job 6236:
Design hbridgecontroller, start of the top module:
module hbridgecontroller(
input PCLK, 				 
input PRESERN, 				 
input PSEL, 				 
input PENABLE, 				 
output wire PREADY, 		 
output wire PSLVERR,		 
input PWRITE,				 
input [31:0] PADDR,			 
input wire [31:0] PWDATA,	 
output reg [31:0] PRDATA,	 
output reg motor1_pwm,
output reg motor2_pwm,
output reg [1:0] motor1_ctrl,
output reg [1:0] motor2_ctrl
);
clock: 30.0 ns
lec_check: 0
cap_margin: 20
cell_pad_in_sites_global_placement: 3
core_margin: 2
core_utilization: 40
cts_cluster_diameter: 154
cts_cluster_size: 96
slew_margin: 20
run.sh (not shown) runs the stock make flow with config.mk's settings and CLKGATE_MAP_FILE=.
The flow did not stop early for job 6236: all stages ran, and the layout cleared the timing, DRC and antenna checks.
Setup changes, job 6236 to job 1750
-- flow/config.mk --
<<< job 6236, line 9
export CELL_PAD_IN_SITES_GLOBAL_PLACEMENT = 3
>>> job 1750, line 9
<<< job 6236, line 11
export CORE_UTILIZATION = 40
export CTS_CLUSTER_DIAMETER = 154
export CTS_CLUSTER_SIZE = 96
>>> job 1750, line 10
export CORE_UTILIZATION = 17
export CTS_CLUSTER_SIZE = 69
### Flow results
Across both runs, routed via count divided by cell count was lower for job 1750 than for job 6236.
Combinational share of power: job 1750 vs job 6236 down 0.6 points
Worst setup slack for register-to-register paths in job 1750 is 0.06 ns higher than in job 6236
STATUS wire length of the first global-routing pass: job 1750 wins against job 6236
The run showing the greater maximum number of pins on one net before global-route repair is job 6236.
Modified inputs, job 3104 compared to job 1750
-- flow/config.mk --
<<< job 1750, line 9
>>> job 3104, line 9
export CORE_ASPECT_RATIO = 1.59
<<< job 1750, line 10
export CORE_UTILIZATION = 17
export CTS_CLUSTER_SIZE = 69
export SLEW_MARGIN = 20
>>> job 3104, line 11
export CORE_UTILIZATION = 40
export GPL_ROUTABILITY_DRIVEN = 0
export HOLD_SLACK_MARGIN = -0.01
export MIN_ROUTING_LAYER = met2
export SLEW_MARGIN = 30
==> results <==
Job 3104 reached the final stage; the timing, DRC and antenna checks on its layout passed.
Job 3104 vs. job 1750: share of the cycle needed by the critical path after routing increased 0.21 points, pre-placement core utilization increased 23 points, wire length increased about 6%.
From job 1750 to job 3104 the numbers moved as follows: relative contribution of the clock network to total power shows no meaningful change, die area shows a reduction of 0.060 mm².
Compared with job 1750, in job 3104 combinational group power went up about 7%; clock insertion delay at the later pin of the skew report dropped 0.02 ns.
Job 3104 packs its core more tightly than job 1750.
Going from job 1750 to job 3104, post-layout instance area lost 4.8%, number of core rows -18%, routed length per placed instance grew by about 36%.
## Diff of input files: job 5763 against job 3104
-- flow/config.mk --
<<< job 3104, line 9
export CORE_ASPECT_RATIO = 1.59
>>> job 5763, line 9
<<< job 3104, line 12
export GPL_ROUTABILITY_DRIVEN = 0
export HOLD_SLACK_MARGIN = -0.01
export MIN_ROUTING_LAYER = met2
export SLEW_MARGIN = 30
>>> job 5763, line 11
export SLEW_MARGIN = 20
## What came out
- Diff job 3104..job 5763 | total area of multi-input combinational cells | negligible
- Any difference in die area between job 5763 and job 3104 is small enough to ignore.
- Status: post-synthesis to final-layout area growth parity (job 3104, job 5763)
- Compared to job 3104, job 5763 has shortest period the worst path allows 0.71 ns lower.
- From job 3104 to job 5763 the numbers moved as follows: global router's overall resource usage now smaller; via count of the first global-routing pass now smaller.


run H:
hbridgecontroller again, from the RTL that the note above started with.
make LEC_CHECK=0 ABC_AREA=1 CAP_MARGIN=20 CORE_MARGIN=2 CORE_UTILIZATION=70 CTS_CLUSTER_DIAMETER=353 CTS_CLUSTER_SIZE=15 GPL_ROUTABILITY_DRIVEN=0 HOLD_SLACK_MARGIN=0.29 PLACE_DENSITY_LB_ADDON=0.04 SETUP_SLACK_MARGIN=3.05 SLEW_MARGIN=20 finish   # period 12.0 ns
Run H did not finish: a tool error stopped it during clock tree synthesis (4_1_cts).
### run H -> run A
- clearing PLACE_DENSITY_LB_ADDON, which used to be 0.04
- clearing GPL_ROUTABILITY_DRIVEN, which used to be 0
- clearing CTS_CLUSTER_DIAMETER, which used to be 353
- clearing ABC_AREA, which used to be 1
- clearing SETUP_SLACK_MARGIN, which used to be 3.05
- clearing CTS_CLUSTER_SIZE, which used to be 15
- swapping 70 for 68 in CORE_UTILIZATION
- clearing HOLD_SLACK_MARGIN, which used to be 0.29
- swapping 12.0 for 24.5 in the clock period (ns, I/O delays scaled along)
==> results <==
Run A | status: complete | timing, DRC, antenna: pass
Compared with run H, in run A mux share of post-synthesis cell area rose by 3.0 points; sequential element share of the synthesized area stayed essentially flat; area fraction in compound gates after synthesis rose by 17 points.
Number of cells after detailed placement in run A is 585 lower than in run H
Run A vs run H, dominant combinational cell family by area after synthesis: AND-OR/OR-AND gates vs simple AND/OR/NAND/NOR gates


lane 1:
hbridgecontroller again, from the RTL that the note above started with.
==> flow/design.v (excerpt) <==
module hbridgecontroller(
input PCLK, 				 
input PRESERN, 				 
input PSEL, 				 
input PENABLE, 				 
output wire PREADY, 		 
output wire PSLVERR,		 
input PWRITE,				 
input [31:0] PADDR,			 
input wire [31:0] PWDATA,	 
output reg [31:0] PRDATA,	 
output reg motor1_pwm,
output reg motor2_pwm,
output reg [1:0] motor1_ctrl,
output reg [1:0] motor2_ctrl
);
Settings: LEC_CHECK=0, ABC_AREA=0, CAP_MARGIN=20, CORE_MARGIN=2, CORE_UTILIZATION=72, PLACE_DENSITY_LB_ADDON=0.0, SETUP_SLACK_MARGIN=4.62, SLEW_MARGIN=20; clock period 15.4 ns.
Stage in which a tool error killed lane 1: clock tree synthesis (4_1_cts).
For lane 2, these inputs were changed with respect to lane 1:
diff --git a/flow/config.mk b/flow/config.mk
--- a/flow/config.mk
+++ b/flow/config.mk
@@ -6,9 +6,6 @@
 export NUM_CORES = 4
 export LEC_CHECK = 0
-export ABC_AREA = 0
 export CAP_MARGIN = 20
 export CORE_MARGIN = 2
-export CORE_UTILIZATION = 72
-export PLACE_DENSITY_LB_ADDON = 0.0
-export SETUP_SLACK_MARGIN = 4.62
+export CORE_UTILIZATION = 40
 export SLEW_MARGIN = 20
==> flow/constraint.sdc <==
create_clock -name core_clock -period 24.5 [get_ports {PCLK}]
set_input_delay 4.9000 -clock core_clock [delete_from_list [all_inputs] [get_ports {PCLK}]]
set_output_delay 4.9000 -clock core_clock [all_outputs]
set_load 0.01 [all_outputs]
==> results <==
Lane 2 ended with every stage complete and zero timing, DRC or antenna violations. Lane 2 ends up with higher vertical die dimension than lane 1 does. Delta (lane 2 minus lane 1): setup slack at placement rose 4.17 ns, post-synthesis cell count essentially unchanged, proportion of synthesized flip-flops having asynchronous set or reset saw little to no change. Sort lane 2 and lane 1 by initial core utilization, descending, and lane 1 comes first. Lane 2 vs lane 1 — estimated wirelength of the detail-placed design dropped by more than a quarter. Going from lane 1 to lane 2, total number of placement rows +20; placed instance count -232. Summary — horizontal die dimension, lane 2 relative to lane 1: higher, by 33%.
## Diff of input files: lane 3 against lane 2
diff --git a/flow/config.mk b/flow/config.mk
--- a/flow/config.mk
+++ b/flow/config.mk
@@ -6,6 +6,7 @@
 export NUM_CORES = 4
 export LEC_CHECK = 0
+export ABC_AREA = 1
 export CAP_MARGIN = 20
 export CORE_MARGIN = 2
-export CORE_UTILIZATION = 40
+export CORE_UTILIZATION = 68
 export SLEW_MARGIN = 20
==> flow/constraint.sdc <==
create_clock -name core_clock -period 21.2 [get_ports {PCLK}]
set_input_delay 4.2400 -clock core_clock [delete_from_list [all_inputs] [get_ports {PCLK}]]
set_output_delay 4.2400 -clock core_clock [all_outputs]
set_load 0.01 [all_outputs]
## What came out
Lane 3: all stages complete, timing, DRC and antenna checks passed
Lane 2 has lower fraction of met2 tracks used by global routing than lane 3.
Lane 3 against lane 2: share of the clock period used by the worst path after layout has decreased; switching power summed over all nets has increased; synthesized cell count has increased; overall power has increased.
In lane 3, the core utilization before placement came out 29 points above the value in lane 2.
Input changes introduced in lane 4 (baseline for comparison: lane 3):
diff --git a/flow/config.mk b/flow/config.mk
--- a/flow/config.mk
+++ b/flow/config.mk
@@ -6,7 +6,7 @@
 export NUM_CORES = 4
 export LEC_CHECK = 0
-export ABC_AREA = 1
 export CAP_MARGIN = 20
 export CORE_MARGIN = 2
-export CORE_UTILIZATION = 68
+export CORE_UTILIZATION = 65
+export CTS_CLUSTER_DIAMETER = 35
 export SLEW_MARGIN = 20
==> flow/constraint.sdc <==
create_clock -name core_clock -period 15.4 [get_ports {PCLK}]
set_input_delay 3.0800 -clock core_clock [delete_from_list [all_inputs] [get_ports {PCLK}]]
set_output_delay 3.0800 -clock core_clock [all_outputs]
set_load 0.01 [all_outputs]
## What came out
Across lane 3 and lane 4, a clean result was obtained everywhere but in lane 4.
[lane 4] post-synthesis average cell area rose 8.2% relative to lane 3
Post-synth area from yosys stat (higher): lane 3
Width of the chip sits higher in lane 4 than in lane 3.
Lane 4 vs. lane 3: gate count after technology mapping decreased 8.1%, cell area after synthesis now sits lower, total die size up about 4%, row count went up by 1, initial core utilization shows a reduction of 2.9 points.
Diff lane 3 -> lane 4 | post-placement cell area | up by more than 10%
In the metrics for lane 4 and lane 3, the one carrying the higher multiplexer share of the synthesized area is lane 4.
Edits applied to the flow inputs when going from lane 4 to lane 5:
diff --git a/flow/config.mk b/flow/config.mk
--- a/flow/config.mk
+++ b/flow/config.mk
@@ -8,5 +8,4 @@
 export CAP_MARGIN = 20
 export CORE_MARGIN = 2
-export CORE_UTILIZATION = 65
-export CTS_CLUSTER_DIAMETER = 35
+export CORE_UTILIZATION = 61
 export SLEW_MARGIN = 20
==> flow/constraint.sdc <==
create_clock -name core_clock -period 17.3 [get_ports {PCLK}]
set_input_delay 3.4600 -clock core_clock [delete_from_list [all_inputs] [get_ports {PCLK}]]
set_output_delay 3.4600 -clock core_clock [all_outputs]
set_load 0.01 [all_outputs]
## What came out
- Lane 5 completed every stage of the flow, and the final layout passed the timing, DRC and antenna checks.
- Post-synth area from yosys stat: lane 4 vs lane 5 identical
- Cmp lane 4 and lane 5 / initial cell density of the core / higher: lane 4
- On sum of net half-perimeters after detailed placement: between lane 4 and lane 5, it ends up higher for lane 4.
- Diff lane 5..lane 4 | total cells reported by yosys after synthesis | unchanged
- Compared with lane 4, lane 5 shows site row count that has gone up by a few percent.


Starting RTL as in the previous note.
==> flow/config.mk <==
export PLATFORM = sky130hd
export DESIGN_NAME = hbridgecontroller
export DESIGN_NICKNAME = hbridgecontroller
export VERILOG_FILES = /design/flow/design.v
export SDC_FILE = /design/flow/constraint.sdc
export NUM_CORES = 4
export LEC_CHECK = 0
export CAP_MARGIN = 20
export CORE_MARGIN = 2
export CORE_UTILIZATION = 65
export CTS_CLUSTER_DIAMETER = 28
export SETUP_SLACK_MARGIN = 1.82
export SLEW_MARGIN = 20
==> flow/constraint.sdc <==
create_clock -name core_clock -period 17.3 [get_ports {PCLK}]
set_input_delay 3.4600 -clock core_clock [delete_from_list [all_inputs] [get_ports {PCLK}]]
set_output_delay 3.4600 -clock core_clock [all_outputs]
set_load 0.01 [all_outputs]
==> next run, changes <==
- CORE_UTILIZATION: 65 -> 57
- CTS_CLUSTER_DIAMETER: 28 -> unset
- SETUP_SLACK_MARGIN: 1.82 -> unset
- clock period: 17.3 -> 14.8 ns (I/O delays scaled with it)
What happened: The changed run completed, yet does not pass: setup timing. Critical path depth falls by 3. Clock power rose by about 20%. Non-clock buffer count went up by 336. Clock skew is lower by 3.1 ps. Die size increases by 14%.
==> next run, changes <==
- CORE_UTILIZATION: 57 -> 64
- clock period: 14.8 -> 18.5 ns (I/O delays scaled with it)
Result: With this change the flow completed without violations. Clock power fell by 21%. Cell count came out lower by about 17%. Design area decreases by 21%. Hold slack improves by 4.3 ps. Worst setup slack is better by 1700 ps. Area after synthesis stays the same.
==> next run, changes <==
- CORE_UTILIZATION: 64 -> 58
- SETUP_SLACK_MARGIN: unset -> 2.36
- clock period: 18.5 -> 13.6 ns (I/O delays scaled with it)
What happened:
- This time the run produced a layout that fails on setup timing
- utilization increases by 13 points
- hold slack improved by 8.5 ps
- design area came out higher by 30%
- die size increases by 10%
- setup slack degrades by 3000 ps
- clock skew is about the same
- cell count went up by 22%
- routed wire length climbs by 34%
- non-clock buffer count rose by 557


## violet
hbridgecontroller again, from the RTL that the note above started with.
Settings: LEC_CHECK=0, ABC_AREA=1, CAP_MARGIN=0, CORE_ASPECT_RATIO=1.59, CORE_MARGIN=8, CORE_UTILIZATION=32, GPL_ROUTABILITY_DRIVEN=1, HOLD_SLACK_MARGIN=-0.01, MIN_ROUTING_LAYER=met1, SLEW_MARGIN=35; clock period 30.0 ns.
The following lists how ember was set up differently from violet:
Settings: clearing CORE_ASPECT_RATIO, which used to be 1.59; swapping 0 for 20 in CAP_MARGIN; swapping 8 for 2 in CORE_MARGIN; clearing GPL_ROUTABILITY_DRIVEN, which used to be 1; clearing MIN_ROUTING_LAYER, which used to be met1; putting CTS_CLUSTER_DIAMETER at 155 where nothing was set; swapping 32 for 40 in CORE_UTILIZATION; swapping 35 for 20 in SLEW_MARGIN; clearing HOLD_SLACK_MARGIN, which used to be -0.01; putting CTS_CLUSTER_SIZE at 100 where nothing was set; putting SETUP_SLACK_MARGIN at 5.0 where nothing was set; clearing ABC_AREA, which used to be 1.
### Flow results
- On buffer-and-inverter tally for the worst setup path: ember sits below violet.
- Share of total power in sequential cells: violet vs ember, no meaningful difference
- Multiplexer share of the synthesized area: ember > violet
- Summary — first-pass GRT wire length, ember relative to violet: higher, by about 20%.
- Re share of the cycle needed by the critical path after routing: ember is 10 points up on violet.
- Data arrival time at the worst-slack endpoint up 2.93 ns in ember wrt violet
- Switching part of the total power | ember below violet
- The final reports for ember and violet show final hold slack lower in the former.
- Synthesized area for ember: 100 um2 down relative to violet
For tundra, these inputs were changed with respect to ember:
Settings: clearing SETUP_SLACK_MARGIN, which used to be 5.0; swapping 100 for 93 in CTS_CLUSTER_SIZE; swapping 155 for 398 in CTS_CLUSTER_DIAMETER; swapping 40 for 68 in CORE_UTILIZATION.
[summary]
There was hardly any difference in wire length between tundra and ember. tundra — total design power about 7% higher, ember as reference. Relative to ember, global-route usage has increased by 15 points in tundra. Final non-filler cell area ended up 320 um2 lower on tundra than on ember. As far as port buffer count goes, ember and tundra are indistinguishable; the numbers are identical. tundra went all the way through synthesis, placement and routing and the layout is clean on timing, DRC and antenna.
Edits applied to the flow inputs when going from tundra to zinc:
Settings: swapping 398 for 386 in CTS_CLUSTER_DIAMETER; putting ABC_AREA at 1 where nothing was set; putting PLACE_DENSITY at 0.9 where nothing was set; swapping 68 for 25 in CORE_UTILIZATION; swapping 93 for 47 in CTS_CLUSTER_SIZE.
- Logic depth of the worst register-to-register path was lower in the run labelled tundra.
- On relative max-transition margin, tundra loses to zinc.
- On critical path depth, the higher figure sits with zinc, not tundra.
- tundra -> zinc: static leakage increased by more than a quarter
- zinc vs tundra — portion of the clock cycle consumed by the worst path in the final layout dropped 11 points.
- NOTE full die area tundra->zinc increased by more than 100%
- Going from tundra to zinc, total chip power shrinks by 4.4%.
- Min utilization after layout across zinc and tundra: zinc


Setup of v2:
The RTL this note starts from:
==> flow/design.v <==
module hbridgecontroller(
input PCLK, 				 
input PRESERN, 				 
input PSEL, 				 
input PENABLE, 				 
output wire PREADY, 		 
output wire PSLVERR,		 
input PWRITE,				 
input [31:0] PADDR,			 
input wire [31:0] PWDATA,	 
output reg [31:0] PRDATA,	 
output reg motor1_pwm,
output reg motor2_pwm,
output reg [1:0] motor1_ctrl,
output reg [1:0] motor2_ctrl
); 
assign PSLVERR = 0;
assign PREADY = 1;
wire write_enable = (PENABLE && PWRITE && PSEL);
wire read_enable = (!PWRITE && PSEL); 
wire M1CTRL_WRITE = write_enable && (PADDR[15:0] == 16'h0000);
wire M1CTRL_READ = read_enable && (PADDR[15:0] == 16'h0000);
wire M2CTRL_WRITE = write_enable && (PADDR[15:0] == 16'h0004);
wire M2CTRL_READ = read_enable && (PADDR[15:0] == 16'h0004);
wire M1SPEED_WRITE = write_enable && (PADDR[15:0] == 16'h0008);
wire M1SPEED_READ = read_enable && (PADDR[15:0] == 16'h0008);
wire M2SPEED_WRITE = write_enable && (PADDR[15:0] == 16'h000c);
wire M2SPEED_READ = read_enable && (PADDR[15:0] == 16'h000c);
reg [31:0] counter;
parameter PWM_PERIOD = 200000;   
reg [31:0] M1_duty, M2_duty;
reg [31:0] M1_duty_v, M2_duty_v;
always @(posedge PCLK)
begin
    if (!PRESERN) counter = 0;
    else if (counter >= PWM_PERIOD) counter = 0;
    else counter = counter + 1;
    if (counter < M1_duty && M1_duty > (PWM_PERIOD >> 4)) motor1_pwm <= 1;
    else motor1_pwm <= 0;
    if (counter < M2_duty && M2_duty > (PWM_PERIOD >> 4)) motor2_pwm <= 1;
    else motor2_pwm <= 0;
end
always @(posedge PCLK)
begin
    M1_duty_v = M1_duty;
    M2_duty_v = M2_duty;
	if(!PRESERN)
	begin
        M1_duty_v = 0;
        M2_duty_v = 0;
        motor1_ctrl = 2'b10;
        motor2_ctrl = 2'b10;
    end
    if (M1CTRL_WRITE)
    begin
        if (PWDATA != 0) motor1_ctrl = 2'b01;
        else motor1_ctrl = 2'b10;
    end
    else if (M1CTRL_READ)
    begin
        if (motor1_ctrl == 2'b10) PRDATA = 1;
        else PRDATA = 0;
    end
    if (M2CTRL_WRITE)
    begin
        if (PWDATA != 0) motor2_ctrl = 2'b01;
        else motor2_ctrl = 2'b10;
    end
    else if (M2CTRL_READ)
    begin
        if (motor2_ctrl == 2'b10) PRDATA = 1;
        else PRDATA = 0;
    end
    else if (M1SPEED_WRITE) 
    begin
        M1_duty_v = (PWM_PERIOD * PWDATA[15:0]) >> 8;
        if (M1_duty_v > PWM_PERIOD) M1_duty_v = PWM_PERIOD;
    end
    else if (M1SPEED_READ) PRDATA = ( M1_duty_v / PWM_PERIOD );
    else if (M2SPEED_WRITE) 
    begin
        M2_duty_v = (PWM_PERIOD * PWDATA[15:0]) >> 8;
        if (M2_duty_v > PWM_PERIOD) M2_duty_v = PWM_PERIOD;
    end
    else if (M2SPEED_READ) PRDATA = ( M2_duty_v / PWM_PERIOD );
    M1_duty <= M1_duty_v;
    M2_duty <= M2_duty_v;
end
endmodule
Settings: LEC_CHECK=0, CAP_MARGIN=20, CORE_MARGIN=2, CORE_UTILIZATION=64, CTS_CLUSTER_DIAMETER=51, SLEW_MARGIN=20, TNS_END_PERCENT=5; clock period 15.1 ns.
v2 did not finish: a tool error stopped it during 5_1_grt.
Setup changes, v2 to v6
# v2
export LEC_CHECK = 0
export CAP_MARGIN = 20
export CORE_MARGIN = 2
export CORE_UTILIZATION = 64
export CTS_CLUSTER_DIAMETER = 51
export SLEW_MARGIN = 20
export TNS_END_PERCENT = 5
create_clock -name core_clock -period 15.1 [get_ports {PCLK}]
# v6
export LEC_CHECK = 0
export CAP_MARGIN = 20
export CORE_MARGIN = 2
export CORE_UTILIZATION = 57
export SLEW_MARGIN = 20
create_clock -name core_clock -period 13.6 [get_ports {PCLK}]
Notes after the runs:
v6 finished every stage; the final checks, however, were not passed, the failures being setup timing. v2 did not finish; the tool stopped in 5_1_grt with error GRT-0232. The final reports for v6 and v2 show cell area after placement higher in the former. Measured against each other, v6 and v2 differ in half-perimeter wire length after detailed placement, the lower figure coming from v6. Number of cells upsized or downsized after cts for v6 is lower than for v2. Diff v2 -> v6: placed instance count now larger, post-placement worst setup slack now smaller. Of v6 and v2, the run reporting the higher routability-driven placement congestion ratio was v2.
For v41, these inputs were changed with respect to v6:
# v6
export LEC_CHECK = 0
export CAP_MARGIN = 20
export CORE_MARGIN = 2
export CORE_UTILIZATION = 57
export SLEW_MARGIN = 20
create_clock -name core_clock -period 13.6 [get_ports {PCLK}]
# v41
export LEC_CHECK = 0
export ABC_AREA = 1
export CAP_MARGIN = 20
export CORE_MARGIN = 2
export CORE_UTILIZATION = 57
export CTS_CLUSTER_DIAMETER = 52
export CTS_CLUSTER_SIZE = 76
export SLEW_MARGIN = 20
create_clock -name core_clock -period 13.6 [get_ports {PCLK}]
==> comparison <==
- v41 completed end to end; final checks failed (setup timing).
- From v6 to v41 the numbers moved as follows: count of buffers not belonging to the clock network in the layout lower, share of the synthesized netlist area taken by xor and xnor gates lower, maximum single-stage delay on the critical path lower, total routing resource utilization after global routing lower, hold slack lower.
Relative to v41, the following input files were edited for v47:
# v41
export LEC_CHECK = 0
export ABC_AREA = 1
export CAP_MARGIN = 20
export CORE_MARGIN = 2
export CORE_UTILIZATION = 57
export CTS_CLUSTER_DIAMETER = 52
export CTS_CLUSTER_SIZE = 76
export SLEW_MARGIN = 20
create_clock -name core_clock -period 13.6 [get_ports {PCLK}]
# v47
export LEC_CHECK = 0
export ABC_AREA = 1
export CAP_MARGIN = 20
export CORE_MARGIN = 2
export CORE_UTILIZATION = 68
export CTS_CLUSTER_DIAMETER = 302
export CTS_CLUSTER_SIZE = 98
export SLEW_MARGIN = 20
create_clock -name core_clock -period 13.6 [get_ports {PCLK}]
Findings:
Of v41 and v47, none finishes clean. Status: simple-gate share of the synthesized area parity (v41, v47). From v47 to v41, cell count after synthesis did not move at all. Post-synthesis async set-or-reset flop share across v41 and v47: no real change. v47 vs. v41: overall die height saw a decrease; global placer's final weighted congestion saw an increase.
Power is estimated from default activity; no workload was simulated.
